==> maple: inputs <==
Design datapath, start of the top module:
module datapath(clk, rst, sw, seg0, seg1,seg2,seg3, mem_addr, mem_wdata, mem_we, mem_rdata);
	input clk, rst;
	input [3:0] sw;
	output [6:0] seg0,seg1,seg2,seg3;
	output [15:0] mem_addr;
	output [15:0] mem_wdata;
	output mem_we;
	input [15:0] mem_rdata;
	wire [15:0] rin, rout;
	wire wr_enable, ram_addr_sel, pcin, ram_out_ctrl, instr_ctrl, acc_enable, acc_out_ctrl, pc_enable, pc_out_ctrl, addsub, a_enable, xor_ctrl, cu_out_ctrl, mul_out_ctrl, mul_acc_out_ctrl, sr_sel, add_ctrl;
	wire[15:0] instr, bus, instr_address, cu_out, r0_out, r1_out,r2_out, r3_out, r4_out, r5_out, r6_out, r7_out, r8_out, r9_out,r10_out, r11_out, r12_out, r13_out, mul_acc_out, sp_out;
	wire [15:0] ra_in, acc_out, sr_out;
	reg [15:0] ram_address, sr_in;
	wire [15:0] ram_out;
	wire[1:0] sp_sel;
	wire[3:0] status_reg;
	sixteen_bit_reg instruction_register(.clk(clk),.rst(rst),.D(bus),.Q(instr),.enable(instr_ctrl));
	program_counter pc(.clk(clk),.rst(rst), .select(pcin), .bus(bus), .out(instr_address),.pc_enable(pc_enable));
	always@(ram_addr_sel or sp_out or instr_address) begin
		if (ram_addr_sel == 1'b1)
			ram_address <= sp_out;
		else 
			ram_address <= instr_address;
	end
	assign mem_addr = ram_address;
	assign mem_wdata = bus;
	assign mem_we = wr_enable;
	assign ram_out = mem_rdata;
	control_unit control_unit_inst
	(	
		.clk(clk), .rst(rst), .instr(instr), .rin(rin), 
		.rout(rout), .gin(acc_enable), .gout(acc_out_ctrl), .pcin(pcin), 
		.pcout(pc_out_ctrl), .addsub(addsub), .a_in(a_enable), 
		.xorctrl(xor_ctrl), .ctrl_out(cu_out_ctrl), 
		.out(cu_out),.ram_addr_sel(ram_addr_sel), .ram_out_ctrl(ram_out_ctrl), 
		.instr_enable(instr_ctrl),.pc_enable(pc_enable), .wr_enable(wr_enable), .sp_sel(sp_sel), .sr_sel(sr_sel), .current_status(sr_out[3:0]),
		.mul_out_ctrl(mul_out_ctrl), .mul_acc_out_ctrl(mul_acc_out_ctrl),
		.add_ctrl(add_ctrl)	
	);
	alu alu_inst(
		.clk(clk), .rst(rst), .a(bus),.a_enable(a_enable), 
  ...
clock: 3.48 ns
lec_check: 0
abc_area: 1
cap_margin: 20
core_aspect_ratio: 0.5
core_margin: 2
core_utilization: 72
cts_cluster_diameter: 372
cts_cluster_size: 99
hold_slack_margin: -0.09
place_density: 0.4
setup_slack_margin: 0.74
slew_margin: 20
run.sh (not shown) runs the stock make flow with config.mk's settings and CLKGATE_MAP_FILE=.
==> onyx: changes against maple <==
ABC_AREA = default   (was 1)
CORE_ASPECT_RATIO = default   (was 0.5)
CORE_UTILIZATION = 65   (was 72)
CTS_CLUSTER_DIAMETER = default   (was 372)
CTS_CLUSTER_SIZE = default   (was 99)
HOLD_SLACK_MARGIN = default   (was -0.09)
MAX_ROUTING_LAYER = met4   (was default)
PLACE_DENSITY = default   (was 0.4)
SETUP_SLACK_MARGIN = default   (was 0.74)
==> flow/constraint.sdc (replaced) <==
create_clock -name core_clock -period 7.9 [get_ports {clk}]
set_input_delay 1.5800 -clock core_clock [delete_from_list [all_inputs] [get_ports {clk}]]
set_output_delay 1.5800 -clock core_clock [all_outputs]
set_load 0.01 [all_outputs]
==> zinc: changes against maple <==
ABC_AREA = default   (was 1)
CORE_ASPECT_RATIO = default   (was 0.5)
CORE_MARGIN = 4   (was 2)
CORE_UTILIZATION = 59   (was 72)
CTS_CLUSTER_DIAMETER = default   (was 372)
HOLD_SLACK_MARGIN = default   (was -0.09)
PLACE_DENSITY = default   (was 0.4)
SETUP_SLACK_MARGIN = default   (was 0.74)
==> flow/constraint.sdc (replaced) <==
create_clock -name core_clock -period 4.22 [get_ports {clk}]
set_input_delay 0.8440 -clock core_clock [delete_from_list [all_inputs] [get_ports {clk}]]
set_output_delay 0.8440 -clock core_clock [all_outputs]
set_load 0.01 [all_outputs]
==> fjord: changes against maple <==
ABC_AREA = default   (was 1)
CORE_ASPECT_RATIO = default   (was 0.5)
CORE_MARGIN = 4   (was 2)
CORE_UTILIZATION = 59   (was 72)
CTS_CLUSTER_DIAMETER = default   (was 372)
CTS_CLUSTER_SIZE = default   (was 99)
HOLD_SLACK_MARGIN = default   (was -0.09)
PLACE_DENSITY = default   (was 0.4)
SETUP_SLACK_MARGIN = default   (was 0.74)
==> flow/constraint.sdc (replaced) <==
create_clock -name core_clock -period 9.23 [get_ports {clk}]
set_input_delay 1.8460 -clock core_clock [delete_from_list [all_inputs] [get_ports {clk}]]
set_output_delay 1.8460 -clock core_clock [all_outputs]
set_load 0.01 [all_outputs]
==> results <==
Number of filler instances in the final layout: onyx 2679; zinc -; fjord 3863; maple -
Mean instance size in the synthesized netlist: onyx 9.30 µm²; zinc 9.30 µm²; fjord 9.30 µm²; maple 7.55 µm²
Bufs w/o clock: onyx 559; zinc -; fjord 362; maple -
Worst slack on hold paths: onyx 0.512 ns; zinc -; fjord 0.486 ns; maple -
Nets: onyx 3972; zinc -; fjord 3775; maple -
Outcome: onyx failed layout checks; zinc stopped before the end; fjord finished clean; maple stopped before the end
Failing step: onyx -; zinc 5_1_grt; fjord -; maple 4_1_cts
Violated checks: onyx setup timing; zinc -; fjord -; maple -
FP Util: onyx 65.6%; zinc 60.1%; fjord 60.1%; maple 73.4%
Area enclosed by the die boundary: onyx 0.0473 mm²; zinc 0.0539 mm²; fjord 0.0539 mm²; maple 0.0432 mm²
H-tree depth: onyx 2; zinc 2; fjord 2; maple -
Diodes inserted: onyx 6; zinc -; fjord 1; maple -
Worst endpoint data arrival time: onyx 9.54 ns; zinc -; fjord 9.45 ns; maple -
Aoi/oai-family share of the synthesized area: onyx 18.9%; zinc 18.9%; fjord 18.9%; maple 16.2%
Ys cells: onyx 3185; zinc 3185; fjord 3185; maple 3953
